==> flow/design.v <==
`timescale 1ns/1ps
`default_nettype none
module adder_1(a, b, c_in, sum, c_out);
input wire a, b, c_in;
output logic sum, c_out;
logic sum0;
logic sum1;
logic carry0;
logic carry1;
always_comb begin
  sum0 = a ^ b;
  sum = sum0 ^ c_in;
  carry0 = a & b;
  carry1 = sum0 & c_in;
  c_out = carry1 | carry0; 
end
endmodule
`timescale 1ns/1ps
`default_nettype none
module eight_input_adder(neighbors, sum);
input  wire [7:0] neighbors;
output logic [3:0] sum;
logic s1, c1, s2, c2, s3, c3, c4, s4, c5, c6;
adder_1 FA1 (.a(neighbors[0]), .b(neighbors[1]), .c_in(neighbors[2]), .sum(s1), .c_out(c1));
adder_1 FA2 (.a(neighbors[3]), .b(neighbors[4]), .c_in(neighbors[5]), .sum(s2), .c_out(c2));
adder_1 FA3 (.a(s1), .b(s2), .c_in(neighbors[6]), .sum(s3), .c_out(c3));
adder_1 HA1 (.a(s3), .b(neighbors[7]), .c_in(1'b0), .sum(sum[0]), .c_out(c4));
adder_1 FA4 (.a(c1), .b(c2), .c_in(c3), .sum(s4), .c_out(c5));
adder_1 HA2 (.a(s4), .b(c4), .c_in(1'b0), .sum(sum[1]), .c_out(c6));
adder_1 HA3 (.a(c5), .b(c6), .c_in(1'b0), .sum(sum[2]), .c_out(sum[3]));
endmodule
module equality_comparator(a, b, out);
input wire [3:0] a;
input wire [3:0] b;
output logic out;
logic [3:0] xor_out;
always_comb begin
    xor_out = a ^ b;
    out = ~xor_out[0] & ~xor_out[1] & ~xor_out[2] & ~xor_out[3];
end
endmodule
`default_nettype none
`timescale 1ns/1ps
module conway_cell(clk, rst, ena, state_0, state_d, state_q, neighbors);
input wire clk;
input wire rst;
input wire ena;
input wire state_0;
output logic state_d;
output logic state_q;
input wire [7:0] neighbors;
logic [3:0] sum;
eight_input_adder eight_input_adder_inst (.neighbors(neighbors), .sum(sum));
logic three_neighbors;
logic two_neighbors;
logic two_or_three_neighbors;
equality_comparator two_neighbors_comparator (.a(sum), .b(4'b0010), .out(two_neighbors));
equality_comparator three_neighbors_comparator (.a(sum), .b(4'b0011), .out(three_neighbors));
always_comb begin
	two_or_three_neighbors = three_neighbors | two_neighbors;
	state_d = (~ state_q & three_neighbors) | (state_q & two_or_three_neighbors);
end
always_ff @(posedge clk) begin : delay
	state_q <= rst ? state_0 : (ena ? state_d : state_q);
end 
endmodule
`default_nettype none  
module main(clk, rst, ena, state_0, cells);
parameter N = 16;  
parameter M = N + 2;  
input wire clk;
input wire rst;
input wire ena;
input wire [N*N-1:0] state_0;
output logic [N*N-1:0] cells;
wire [M*M-1:0] bordered_cells_q;  
wire [M*M-1:0] bordered_cells_d;
logic [M*M-1:0] bordered_cells_0;  
function int cell_index(int i, int j);
  cell_index = M*j + i;
endfunction
generate
  genvar i;
  genvar j;
  for (i = 0; i < M; i = i + 1) begin : cells_x
    for (j = 0; j < M; j = j + 1) begin : cells_y
      if ( (i > 0) && (i < (M-1)) && (j > 0) && (j < (M-1)) ) begin
        assign bordered_cells_0[cell_index(i, j)] = state_0[N*(j-1) + (i-1)];
        conway_cell CELL(
          .clk(clk), .rst(rst), .ena(ena),
          .neighbors({
            bordered_cells_q[cell_index(i-1, j-1)],
            bordered_cells_q[cell_index(i-1, j  )],
            bordered_cells_q[cell_index(i-1, j+1)],
            bordered_cells_q[cell_index(i  , j+1)],
            bordered_cells_q[cell_index(i+1, j+1)],
            bordered_cells_q[cell_index(i+1, j  )],
            bordered_cells_q[cell_index(i+1, j-1)],
            bordered_cells_q[cell_index(i  , j-1)]
          }),
          .state_0(bordered_cells_0[cell_index(i, j)]),
          .state_d(bordered_cells_d[cell_index(i, j)]),
          .state_q(bordered_cells_q[cell_index(i, j)])
        );
      end else begin  
        assign bordered_cells_0[cell_index(i,j)] = 1'b0;
        assign bordered_cells_q[cell_index(i,j)] = bordered_cells_0[cell_index(i,j)];
        assign bordered_cells_d[cell_index(i,j)] = 0;
      end
    end
  end
  for (i = 0; i < N; i = i + 1) begin : unborder
    always_comb begin
        cells[N*(i+1)-1:N*i] = bordered_cells_q[M*(i+2)-2:M*(i+1)+1];
    end
  end
endgenerate
endmodule
`default_nettype wire  
Settings: LEC_CHECK=0, CAP_MARGIN=30, CORE_MARGIN=2, CORE_UTILIZATION=68, CTS_CLUSTER_DIAMETER=68, CTS_CLUSTER_SIZE=34, MAX_ROUTING_LAYER=met4, MIN_ROUTING_LAYER=met1, SLEW_MARGIN=20; clock period 3.24 ns.
run.sh (not shown) runs the stock make flow with config.mk's settings and CLKGATE_MAP_FILE=.
The baseline stopped in 5_1_grt (ODB-0269).
Next try:
CORE_UTILIZATION = 64   (was 68)
clock period = 2.23 ns   (was 3.24 ns; I/O delays follow)
What happened: This time the run completed and failed the layout checks on setup timing. Synthesized cell count stays the same. Die area came out higher by 6.2%. Synthesized area stays the same.
Next try:
CAP_MARGIN = 20   (was 30)
CORE_UTILIZATION = 52   (was 64)
CTS_CLUSTER_DIAMETER = default   (was 68)
CTS_CLUSTER_SIZE = default   (was 34)
MAX_ROUTING_LAYER = default   (was met4)
MIN_ROUTING_LAYER = default   (was met1)
PLACE_DENSITY = 0.6   (was default)
clock period = 6.99 ns   (was 2.23 ns; I/O delays follow)
The new run passed the timing, design-rule and antenna checks.
Setup slack gets better by 4600 ps.
Count of clock-buffer cells in the layout came out higher by 2.
Hold slack gains 300 ps.
Area after synthesis stays the same.
Routed wire length shrinks by 14%.
Global-route usage decreases by 7.3 points.
Cell count drops by 11%.
Next try:
CORE_UTILIZATION = 62   (was 52)
MAX_ROUTING_LAYER = met4   (was default)
SLEW_MARGIN = 25   (was 20)
clock period = 2.97 ns   (was 6.99 ns; I/O delays follow)
What happened: This time the run finished but failed the layout checks on setup timing; clock skew decreases by 3.5 ps; setup slack gets worse by 3700 ps; routed wire length increases by 14%; core utilization increases by 27 points; synthesized cell count stays the same.
Next try:
CORE_UTILIZATION = 68   (was 62)
SLEW_MARGIN = 20   (was 25)
clock period = 3.22 ns   (was 2.97 ns; I/O delays follow)
Now the flow never finished: it broke off in 5_1_grt.
Die size shrinks by 8.7%.
Area after synthesis is unchanged.
Synthesized cell count stays the same.
